==> inputs of 12-11 <==
// division
module division(input clk, input rst, input start, input [31:0] dividendo, divisor,
                output [31:0] cociente, residuo, output done);
make LEC_CHECK=0 ABC_AREA=0 CAP_MARGIN=30 CORE_MARGIN=2 CORE_UTILIZATION=72 CTS_CLUSTER_DIAMETER=233 CTS_CLUSTER_SIZE=15 PLACE_DENSITY_LB_ADDON=0.3 SLEW_MARGIN=20 finish   # period 2.47 ns
run.sh (not shown) runs the stock make flow with config.mk's settings and CLKGATE_MAP_FILE=.
==> 12-06 (differences from 12-11) <==
Settings changed: ABC_AREA 0 to not set, CAP_MARGIN 30 to 20, CTS_CLUSTER_DIAMETER 233 to not set, CTS_CLUSTER_SIZE 15 to 40, PLACE_DENSITY_LB_ADDON 0.3 to not set, SETUP_SLACK_MARGIN set to 0.71.
==> flow/constraint.sdc (replaced) <==
create_clock -name core_clock -period 2.46 [get_ports {clk}]
set_input_delay 0.4920 -clock core_clock [delete_from_list [all_inputs] [get_ports {clk}]]
set_output_delay 0.4920 -clock core_clock [all_outputs]
set_load 0.01 [all_outputs]
==> 11-07 (differences from 12-11) <==
Settings changed: CORE_UTILIZATION 72 to 70, CTS_CLUSTER_SIZE 15 to not set, GPL_ROUTABILITY_DRIVEN set to 0, PLACE_DENSITY_LB_ADDON 0.3 to not set.
==> flow/constraint.sdc (replaced) <==
create_clock -name core_clock -period 2.46 [get_ports {clk}]
set_input_delay 0.4920 -clock core_clock [delete_from_list [all_inputs] [get_ports {clk}]]
set_output_delay 0.4920 -clock core_clock [all_outputs]
set_load 0.01 [all_outputs]
==> impl_metrics.ini <==
; physical design summary
[timing]
slew_headroom_pct = 63.9
setup_viol = 16
finalWorstSetupSlack_ps = -382

[outcome]
so_faults = setup timing
status = complete, but fails checks

[worst_setup_path]
path_depth = 10
The numbers above come from 12-11.

==> impl_metrics.ini <==
; physical design summary
[outcome]
status = did not finish
lastStage = 4_1_cts
firstError = [ERROR DPL-0038] Utilization greater than 100%, impossible to legalize

[synth]
synth.cellmix.xorXnorShare_pct = 5.48
netlist_area_sq_um = 6240

[placed_design]
dp_hpwl_um = 8190

[die]
rows = 33
The numbers above come from 12-06.

==> impl_metrics.ini <==
; physical design summary
[outcome]
status = complete, but fails checks
so_faults = setup timing

[timing]
setup_viol = 9
finalWorstSetupSlack_ps = -49.4

[cts]
htreeDepth = 4

[placed_design]
numPortBuffers = 66

[worst_setup_path]
path_depth = 10
The numbers above come from 11-07.



==> trial 34: inputs <==
==> flow/design.v <==
module division(input clk, input rst, input start, input [31:0] dividendo, divisor,
                output [31:0] cociente, residuo, output done);
reg [31:0] shift_register;
reg [31:0] pre_divisor;
reg [31:0] cont;
reg idle;                       
reg done_r;                     
reg [15:0] resta, pre_cocido, res, cocido;
always @ (posedge clk) begin
  done_r <= 1'b0;
  if (rst) begin
    idle = 1'b1;
  end else if (idle) begin
    if (start) begin
      cont = 32'b0;
      shift_register = {8'b0, dividendo[15:0]};
      pre_cocido = 16'b0;
      pre_divisor = divisor;
      shift_register = shift_register << 1;
      cont = cont + 1'b1;
      idle = 1'b0;
    end
  end else begin
    if (cont < 5'd17) begin
      if (shift_register[31:16] < pre_divisor[15:0]) begin
        pre_cocido = pre_cocido << 1;
      end else begin
        resta = shift_register[31:16] - pre_divisor[15:0];
        pre_cocido = pre_cocido << 1;
        pre_cocido[0] = 1'b1;
        shift_register[31:16] = resta;
      end
      shift_register = shift_register << 1;
      cont = cont + 1'b1;
    end else begin
      cocido = pre_cocido;
      res = shift_register[31:16]>>1;
      idle = 1'b1;
      done_r <= 1'b1;
    end
  end
end
assign cociente = {16'b0, cocido};
assign residuo = {16'b0, res};
assign done = done_r;
endmodule
==> flow/run.sh <==
#!/bin/bash
# the make line also repeats each setting of config.mk as NAME=value (left out here)
make -C /OpenROAD-flow-scripts/flow DESIGN_CONFIG=/design/flow/config.mk WORK_HOME=/design/flow/orfs CLKGATE_MAP_FILE= finish
==> flow/config.mk <==
export PLATFORM = sky130hd
export DESIGN_NAME = division
export DESIGN_NICKNAME = division
export VERILOG_FILES = /design/flow/design.v
export SDC_FILE = /design/flow/constraint.sdc
export NUM_CORES = 4
export LEC_CHECK = 0
export ABC_AREA = 1
export CAP_MARGIN = 20
export CORE_ASPECT_RATIO = 1.47
export CORE_MARGIN = 2
export CORE_UTILIZATION = 72
export CTS_CLUSTER_DIAMETER = 379
export CTS_CLUSTER_SIZE = 10
export PLACE_DENSITY = 0.6
export SLEW_MARGIN = 20
export TNS_END_PERCENT = 5
==> flow/constraint.sdc <==
create_clock -name core_clock -period 2.74 [get_ports {clk}]
set_input_delay 0.5480 -clock core_clock [delete_from_list [all_inputs] [get_ports {clk}]]
set_output_delay 0.5480 -clock core_clock [all_outputs]
set_load 0.01 [all_outputs]
==> build 39 (differences from trial 34) <==
- CORE_ASPECT_RATIO: 1.47 -> default
- CTS_CLUSTER_DIAMETER: 379 -> default
- CTS_CLUSTER_SIZE: 10 -> 74
- PLACE_DENSITY: 0.6 -> 0.35
- SETUP_SLACK_MARGIN: default -> 0.64
- TNS_END_PERCENT: 5 -> default
==> flow/constraint.sdc (replaced) <==
create_clock -name core_clock -period 2.61 [get_ports {clk}]
set_input_delay 0.5220 -clock core_clock [delete_from_list [all_inputs] [get_ports {clk}]]
set_output_delay 0.5220 -clock core_clock [all_outputs]
set_load 0.01 [all_outputs]
==> flow_summary.toml <==
# physical design summary
[status]
status = "stopped before the end"
stop_error = "[ERROR GRT-0232] Routing congestion too high. Check the congestion heatmap in the GUI."
failed_stage = "global routing"

[placed_design]
dpl.cell_count = 962
post-place-ws_ps = 237
place_area_sq_um = 7830

[floorplan]
num_rows = 36
chip_area_sq_um = 10600
fp_util = 0.734

[clock_network]
cts_setup_buffers = 17
root_buffer = "clkbuf_8"
cts_resized = 32

[grt]
grt_util_all_layers = 0.846
use_met2 = 1.07
overflow = 345
met1_usage = 0.795
[end of results for build 39]
==> flow_summary.toml <==
# flow metrics
[status]
status = "complete, no violations"

[critical_path]
path_buffers = 3
r2r_cells = 13

[clock_network]
root_buffer = "clkbuf_16"
htreeDepth = 4
cts_resized = 0

[grt]
grt_pass1_wl_um = 28700
grt_util_all_layers = 0.352
overflow = 0
met1_usage = 0.407

[placed_design]
dpl.cell_count = 942
dp_hpwl_um = 11100
place_area_sq_um = 7790
post-place-ws_ps = 225

[synthesis]
synth-simple-area-share = 0.254

[floorplan]
chip_area_sq_um = 10700
num_rows = 43
fp_util = 0.743

[cells_and_area]
layout.non_clock_inverters = 120
[end of results for trial 34]
